==> inputs of v35 <==
// Convolution2D
module Convolution2D(clk, rst, en_conv2d, base_result_addr, pix_base_addr, kernel_base_addr,
							in_pix, completed, pix_done, addrA, addrB, out_pix, kernel_weight
							);
Settings: LEC_CHECK=0, CAP_MARGIN=20, CORE_MARGIN=2, CORE_UTILIZATION=69, CTS_CLUSTER_DIAMETER=337, CTS_CLUSTER_SIZE=95, PLACE_DENSITY=0.36, SLEW_MARGIN=20, TNS_END_PERCENT=10; clock period 5.94 ns.
run.sh (not shown) runs the stock make flow with config.mk's settings and CLKGATE_MAP_FILE=.
==> v25: changes against v35 <==
ABC_AREA = 1   (was unset)
CORE_UTILIZATION = 72   (was 69)
CTS_CLUSTER_DIAMETER = 376   (was 337)
CTS_CLUSTER_SIZE = unset   (was 95)
HOLD_SLACK_MARGIN = -0.09   (was unset)
PLACE_DENSITY = unset   (was 0.36)
SETUP_SLACK_MARGIN = 1.11   (was unset)
TNS_END_PERCENT = unset   (was 10)
==> flow/constraint.sdc (replaced) <==
create_clock -name core_clock -period 4.14 [get_ports {clk}]
set_input_delay 0.8280 -clock core_clock [delete_from_list [all_inputs] [get_ports {clk}]]
set_output_delay 0.8280 -clock core_clock [all_outputs]
set_load 0.01 [all_outputs]
==> summary of the runs <==
v35 finished with setup timing left. v25 died in 5_1_grt with GRT-0116.
In v35 the synthesized cell count is smaller than in v25, by about 22%.
Of v35 and v25, v25 has the higher area after synthesis (gap 7.4%, measured against v25).
Between v25 and v35, the lower die area is in v35 (gap 3.5%, measured against v35).

==> inputs of run H <==
Convolution2D again, from the RTL that the note above started with.
clock: 5.2 ns
lec_check: 0
cap_margin: 20
cell_pad_in_sites_detail_placement: 2
core_margin: 2
core_utilization: 19
cts_cluster_diameter: 196
cts_cluster_size: 13
gpl_routability_driven: 1
gpl_timing_driven: 0
min_routing_layer: met2
place_density: 0.37
setup_slack_margin: 0.69
slew_margin: 20
==> run Z (differences from run H) <==
==> flow/config.mk (replaced) <==
export PLATFORM = sky130hd
export DESIGN_NAME = Convolution2D
export DESIGN_NICKNAME = Convolution2D
export VERILOG_FILES = /design/flow/design.v
export SDC_FILE = /design/flow/constraint.sdc
export NUM_CORES = 4
export LEC_CHECK = 0
export CAP_MARGIN = 20
export CORE_MARGIN = 2
export CORE_UTILIZATION = 60
export SLEW_MARGIN = 20
==> flow/constraint.sdc (replaced) <==
create_clock -name core_clock -period 4.42 [get_ports {clk}]
set_input_delay 0.8840 -clock core_clock [delete_from_list [all_inputs] [get_ports {clk}]]
set_output_delay 0.8840 -clock core_clock [all_outputs]
set_load 0.01 [all_outputs]
==> run E (differences from run H) <==
==> flow/config.mk (replaced) <==
export PLATFORM = sky130hd
export DESIGN_NAME = Convolution2D
export DESIGN_NICKNAME = Convolution2D
export VERILOG_FILES = /design/flow/design.v
export SDC_FILE = /design/flow/constraint.sdc
export NUM_CORES = 4
export LEC_CHECK = 0
export CAP_MARGIN = 20
export CORE_MARGIN = 2
export CORE_UTILIZATION = 70
export CTS_CLUSTER_SIZE = 42
export SLEW_MARGIN = 20
==> flow/constraint.sdc (replaced) <==
create_clock -name core_clock -period 5.75 [get_ports {clk}]
set_input_delay 1.1500 -clock core_clock [delete_from_list [all_inputs] [get_ports {clk}]]
set_output_delay 1.1500 -clock core_clock [all_outputs]
set_load 0.01 [all_outputs]
==> run M (differences from run H) <==
==> flow/config.mk (replaced) <==
export PLATFORM = sky130hd
export DESIGN_NAME = Convolution2D
export DESIGN_NICKNAME = Convolution2D
export VERILOG_FILES = /design/flow/design.v
export SDC_FILE = /design/flow/constraint.sdc
export NUM_CORES = 4
export LEC_CHECK = 0
export CAP_MARGIN = 20
export CORE_MARGIN = 2
export CORE_UTILIZATION = 68
export CTS_CLUSTER_SIZE = 37
export SETUP_SLACK_MARGIN = 1.42
export SLEW_MARGIN = 20
==> flow/constraint.sdc (replaced) <==
create_clock -name core_clock -period 4.77 [get_ports {clk}]
set_input_delay 0.9540 -clock core_clock [delete_from_list [all_inputs] [get_ports {clk}]]
set_output_delay 0.9540 -clock core_clock [all_outputs]
set_load 0.01 [all_outputs]
==> notes <==
Run M finished but fails on negative setup slack. Run Z produced a layout that fails on negative setup slack. Run H finished but fails on negative setup slack. Run E never finished: it broke off in global routing (5_1_grt), error ODB-0269.
Against run Z, the routed wire length of run M is higher by about 27%.
Die area, lowest first: run E, run M, run Z, run H.
In synthesized area, run E and run H do not differ.
Final cell count: run M < run Z < run H.
In run H the register-to-register slack is better than in run M, by 390 ps.
The lowest worst hold slack belongs to run Z, the highest to run M.
Sequential cell count is the same in run H and run Z.
==> figures <==
| metric | run Z | run E | run M | run H |
|---|---|---|---|---|
| Status | failed layout checks | stopped before the end | failed layout checks | failed layout checks |
| Last stage reached | - | global routing (5_1_grt) | - | - |
| Layout check failures | negative setup slack | - | negative setup slack | negative setup slack |
| Inverters | 330 | - | 330 | 330 |
| Depth of the worst register-to-register path | 15 | - | 15 | 16 |
| Layout buffer count excluding clock buffers | 424 | - | 387 | 316 |
| Setup violations, final | 25 | - | 26 | 22 |
| Final clock-cell share | 2.67% | - | 2.63% | 2.54% |
| Slowest stage cell, crit path | fa_1 | - | fa_2 | fa_2 |
| Starting DRC count in detailed routing | 993 | - | 1847 | 2064 |
| Number of buffer and inverter stages on the critical path | 9 | - | 8 | 7 |
| Met2 wire length | 24000 µm | - | 29900 µm | 38400 µm |
| Core Area | 29700 µm² | 25300 µm² | 26100 µm² | 94900 µm² |
| Number of cells on the worst hold path | 2 | - | 2 | 2 |
| Buffers inserted during post-CTS setup optimization | 51 | 62 | 59 | 80 |
| Most prevalent standard cell on the critical path | fa_1 | - | - | fa_2 |

==> job 4448: inputs <==
==> flow/design.v <==
`timescale 1ns / 1ps
module calculator(rst, clk, en, kernel_weights, in_pix, ack, out_pix, done, write);
	input rst, clk, en, ack;
	input signed [15:0]kernel_weights, in_pix;
	output reg done;
	output reg signed [31:0]out_pix;
	reg signed [31:0]temp;
	reg [4:0]counter;
	output write;
	parameter kernel_size = 3;
	assign write = (counter == (kernel_size*kernel_size)+1);
	always @ (posedge clk) begin
		done <= 0;
		if (rst || en == 0) begin
			counter <= 0;
			temp <= 0;
		end
		else begin
			if (counter < (kernel_size*kernel_size)+2)
				counter <= counter + 1;
			if (counter >= 1 && counter <= (kernel_size*kernel_size))
				temp <= temp + (kernel_weights * in_pix);
			if (counter == (kernel_size*kernel_size)+1) begin
				out_pix <= temp;
				done <= 1;
			end
		end
	end
endmodule
`timescale 1ns / 1ps
module ctrl(clk, en, write, result_addr, base_addrA, base_addrB, addrA, addrB);
	input clk, en, write;
	output reg [13:0]addrA;
	output reg [13:0]addrB;
	input [13:0]base_addrA;
	input [13:0]result_addr;
	input [13:0]base_addrB;
	parameter img_width = 48, kernel_size = 3;
	reg [4:0]count;
	reg [2:0]i;
	always @ (posedge clk)begin
		if(en)begin
			addrA <= addrA + 1;
			addrB <= addrB + 1;
			count <= count + 1;
			if (count >= kernel_size-1) begin
				i <= i+1;
				addrA <= base_addrA + (i+1)*img_width;
				count <= 0;
			end
			if (write)begin
				addrA <= result_addr;
			end
		end
		else begin
			addrA <= base_addrA;
			addrB <= base_addrB;
			count <= 0;
			i <= 0;
		end
	end
endmodule
`timescale 1ns / 1ps
module pixelpointprocessor(rst, en, clk, ack, result_addr, base_addrA, base_addrB, in_pix, kernel_weight, done, addrA, addrB, out_pix);
	input rst, en;
	input clk, ack;
	input [13:0]base_addrA;
	input [13:0]base_addrB;
	input [13:0]result_addr;
	parameter img_width = 48, kernel_size = 3;
	output [13:0] addrA;
	output [13:0] addrB;
	output signed [31:0] out_pix;
	output done;
	wire write;
	input signed [15:0]in_pix, kernel_weight;
	ctrl #(img_width, kernel_size) C1(clk, en, write, result_addr, base_addrA, base_addrB, addrA, addrB);
	calculator #(kernel_size) calc1(rst, clk, en, kernel_weight, in_pix, ack, out_pix, done, write);
endmodule
`timescale 1ns / 1ps
module ctrl_conv2D(rst, en_conv2d, clk, done, base_result_addr, pix_base_addr, kernel_base_addr, pix_addr, kernel_addr, en, ack, result_addr, completed);
	input rst, en_conv2d, clk, done;
	input [13:0]kernel_base_addr;
	input [13:0]pix_base_addr, base_result_addr;
	output reg [13:0]result_addr;
	output reg [13:0]pix_addr;
	output reg [13:0]kernel_addr;
	parameter img_width = 48, kernel_size = 3;
	localparam out_width = img_width - kernel_size + 1;
	output reg en, completed;
	reg busy;
	reg [6:0]col;
	reg [6:0]row;
	output reg ack;
	always @ (posedge clk)begin
		ack <= 0;
		completed <= 0;
		if (rst) begin
			busy <= 0;
			en <= 0;
			pix_addr <= 0;
			kernel_addr <= 0;
			result_addr <= 0;
		end
		else if (!busy) begin
			if (en_conv2d) begin
				busy <= 1;
				pix_addr <= pix_base_addr;
				kernel_addr <= kernel_base_addr;
				result_addr <= base_result_addr;
				col <= 0;
				row <= 0;
			end
		end
		else if (done) begin
			ack <= 1;
			en <= 0;
			result_addr <= result_addr + 1;
			if (col < out_width-1) begin
				col <= col + 1;
				pix_addr <= pix_addr + 1;
			end
			else begin
				col <= 0;
				row <= row + 1;
				pix_addr <= pix_addr + kernel_size;
			end
			if (col == out_width-1 && row == out_width-1) begin
				busy <= 0;
				completed <= 1;
			end
		end
		else if (!en) begin
			en <= 1;
		end
	end
endmodule
`timescale 1ns / 1ps
module Convolution2D(clk, rst, en_conv2d, base_result_addr, pix_base_addr, kernel_base_addr,
							in_pix, completed, pix_done, addrA, addrB, out_pix, kernel_weight
							);
	input signed[15:0]in_pix, kernel_weight;
	input clk, rst, en_conv2d;
	input [13:0]kernel_base_addr;
	input [13:0]pix_base_addr;
	input [13:0]base_result_addr;
	parameter img_width = 48, kernel_size = 3;
	output completed, pix_done;
	output signed[31:0] out_pix;
	output [13:0]addrA, addrB;
	wire en, ack;
	wire [13:0]pix_addr;
	wire [13:0]kernel_addr;
	wire [13:0]result_addr;
	ctrl_conv2D #(img_width, kernel_size) C2(rst, en_conv2d, clk, pix_done, base_result_addr, pix_base_addr, kernel_base_addr, pix_addr, kernel_addr, en, ack, result_addr, completed);	
	pixelpointprocessor #(img_width, kernel_size) P1(rst, en, clk, ack, result_addr, pix_addr, kernel_addr, in_pix, kernel_weight, pix_done, addrA, addrB, out_pix);
endmodule
==> flow/run.sh <==
#!/bin/bash
# the make line also repeats each setting of config.mk as NAME=value (left out here)
make -C /OpenROAD-flow-scripts/flow DESIGN_CONFIG=/design/flow/config.mk WORK_HOME=/design/flow/orfs CLKGATE_MAP_FILE= finish
==> flow/config.mk <==
export PLATFORM = sky130hd
export DESIGN_NAME = Convolution2D
export DESIGN_NICKNAME = Convolution2D
export VERILOG_FILES = /design/flow/design.v
export SDC_FILE = /design/flow/constraint.sdc
export NUM_CORES = 4
export LEC_CHECK = 0
export CAP_MARGIN = 5
export CELL_PAD_IN_SITES_DETAIL_PLACEMENT = 2
export CELL_PAD_IN_SITES_GLOBAL_PLACEMENT = 1
export CORE_ASPECT_RATIO = 0.98
export CORE_MARGIN = 10
export CORE_UTILIZATION = 35
export CTS_CLUSTER_DIAMETER = 47
export CTS_CLUSTER_SIZE = 50
export GPL_ROUTABILITY_DRIVEN = 1
export GPL_TIMING_DRIVEN = 0
export HOLD_SLACK_MARGIN = 0.2
export MIN_ROUTING_LAYER = met2
export SETUP_SLACK_MARGIN = 1.66
export SLEW_MARGIN = 40
==> flow/constraint.sdc <==
create_clock -name core_clock -period 11.1 [get_ports {clk}]
set_input_delay 2.2200 -clock core_clock [delete_from_list [all_inputs] [get_ports {clk}]]
set_output_delay 2.2200 -clock core_clock [all_outputs]
set_load 0.01 [all_outputs]
==> job 2645: changes against job 4448 <==
- CAP_MARGIN: 5 -> 20
- CELL_PAD_IN_SITES_DETAIL_PLACEMENT: 2 -> not set
- CELL_PAD_IN_SITES_GLOBAL_PLACEMENT: 1 -> not set
- CORE_ASPECT_RATIO: 0.98 -> not set
- CORE_MARGIN: 10 -> 2
- CORE_UTILIZATION: 35 -> 68
- CTS_CLUSTER_DIAMETER: 47 -> not set
- CTS_CLUSTER_SIZE: 50 -> 37
- GPL_ROUTABILITY_DRIVEN: 1 -> not set
- GPL_TIMING_DRIVEN: 0 -> not set
- HOLD_SLACK_MARGIN: 0.2 -> not set
- MIN_ROUTING_LAYER: met2 -> not set
- SETUP_SLACK_MARGIN: 1.66 -> -0.37
- SLEW_MARGIN: 40 -> 20
==> flow/constraint.sdc (replaced) <==
create_clock -name core_clock -period 4.81 [get_ports {clk}]
set_input_delay 0.9620 -clock core_clock [delete_from_list [all_inputs] [get_ports {clk}]]
set_output_delay 0.9620 -clock core_clock [all_outputs]
set_load 0.01 [all_outputs]
==> results <==
Against job 2645, the worst hold slack of job 4448 is higher by 7.7 ps.
Of job 2645 and job 4448, job 4448 has the higher die size (gap 54%, measured against job 4448).
Of job 2645 and job 4448, job 2645 has the higher critical path depth (gap 1).
Between job 4448 and job 2645, the lower sequential share of layout area is in job 2645 (gap 1.3 points).
Between job 4448 and job 2645, the lower core utilization is in job 4448 (gap 46 points).
Between job 2645 and job 4448, the lower first-iteration DRC count is in job 2645 (gap about 50%, measured against job 4448).
Synthesized area is the same in job 2645 and job 4448.
In job 4448 the final area is lower than in job 2645, by about 7%.
Job 2645 reached the layout checks and failed them: negative setup slack. Job 4448 finished with timing, DRC and antenna clean.
Of job 4448 and job 2645, job 2645 has the higher global-route usage (gap 4.3 points).

==> build 65: inputs <==
Starts from the design.v that is shown in full above.
make LEC_CHECK=0 CAP_MARGIN=20 CORE_MARGIN=2 CORE_UTILIZATION=21 SLEW_MARGIN=20 finish   # period 8.59 ns
==> build 41: changes against build 65 <==
- CORE_UTILIZATION: 21 -> 46
- CTS_CLUSTER_DIAMETER: unset -> 149
- CTS_CLUSTER_SIZE: unset -> 98
- PLACE_DENSITY_LB_ADDON: unset -> 0.2
- TNS_END_PERCENT: unset -> 30
==> flow/constraint.sdc (replaced) <==
create_clock -name core_clock -period 10.0 [get_ports {clk}]
set_input_delay 2.0000 -clock core_clock [delete_from_list [all_inputs] [get_ports {clk}]]
set_output_delay 2.0000 -clock core_clock [all_outputs]
set_load 0.01 [all_outputs]
==> build 51: changes against build 65 <==
- CORE_UTILIZATION: 21 -> 70
- CTS_CLUSTER_DIAMETER: unset -> 203
- CTS_CLUSTER_SIZE: unset -> 37
- MAX_ROUTING_LAYER: unset -> met4
==> flow/constraint.sdc (replaced) <==
create_clock -name core_clock -period 5.99 [get_ports {clk}]
set_input_delay 1.1980 -clock core_clock [delete_from_list [all_inputs] [get_ports {clk}]]
set_output_delay 1.1980 -clock core_clock [all_outputs]
set_load 0.01 [all_outputs]
==> trial 44: changes against build 65 <==
- CAP_MARGIN: 20 -> 10
- CELL_PAD_IN_SITES_DETAIL_PLACEMENT: unset -> 2
- CORE_UTILIZATION: 21 -> 40
==> flow/constraint.sdc (replaced) <==
create_clock -name core_clock -period 10.0 [get_ports {clk}]
set_input_delay 2.0000 -clock core_clock [delete_from_list [all_inputs] [get_ports {clk}]]
set_output_delay 2.0000 -clock core_clock [all_outputs]
set_load 0.01 [all_outputs]
==> job_summary.md <==
## Implementation flow summary

| Metric | Value |
|---|---|
| Fin worst setup slack | `-2.04 ns` |
| Fraction of area in registers | `16.3%` |
| Fail Reasons | `negative setup slack` |
| CP bufs+invs | `6` |
| Status | `failed layout checks` |
| Final setup vio count | `22` |
[end of results for build 51]
==> job_summary.md <==
## Implementation flow summary

| Metric | Value |
|---|---|
| Fraction of area in registers | `18.2%` |
| Hold wc startpoint | `C2.kernel_addr[8]` |
| Fin worst setup slack | `around 1.1 ns` |
| Status | `finished clean` |
| CP bufs+invs | `5` |
| Post-Synth Adder-Cell Area | `40.9%` |
| TritonCTS Buffers | `17` |
| Buffers, non-clock | `between 150 and 200` |
| Initial antenna violation count | `0` |
[end of results for trial 44]
==> job_summary.md <==
## Implementation flow summary

| Metric | Value |
|---|---|
| Final setup vio count | `0` |
| Sequential share of the synthesized area | `20.7%` |
| Fraction of area in registers | `about 17%` |
| Routed wire per std cell | `~15 um` |
| Fin worst setup slack | `roughly 0.85 ns` |
| MUX area fraction | `0.510%` |
| Ant diodes | `1` |
| Status | `finished clean` |
[end of results for build 65]
==> job_summary.md <==
## Implementation flow summary

| Metric | Value |
|---|---|
| Status | `finished clean` |
| Fmax | `about 0.12 GHz` |
| CP bufs+invs | `5` |
| Wl on met1 | `between 20000 and 25000 um` |
| Fin worst setup slack | `1.46 ns` |
| Fraction of area in registers | `between 10% and 20%` |
[end of results for build 41]
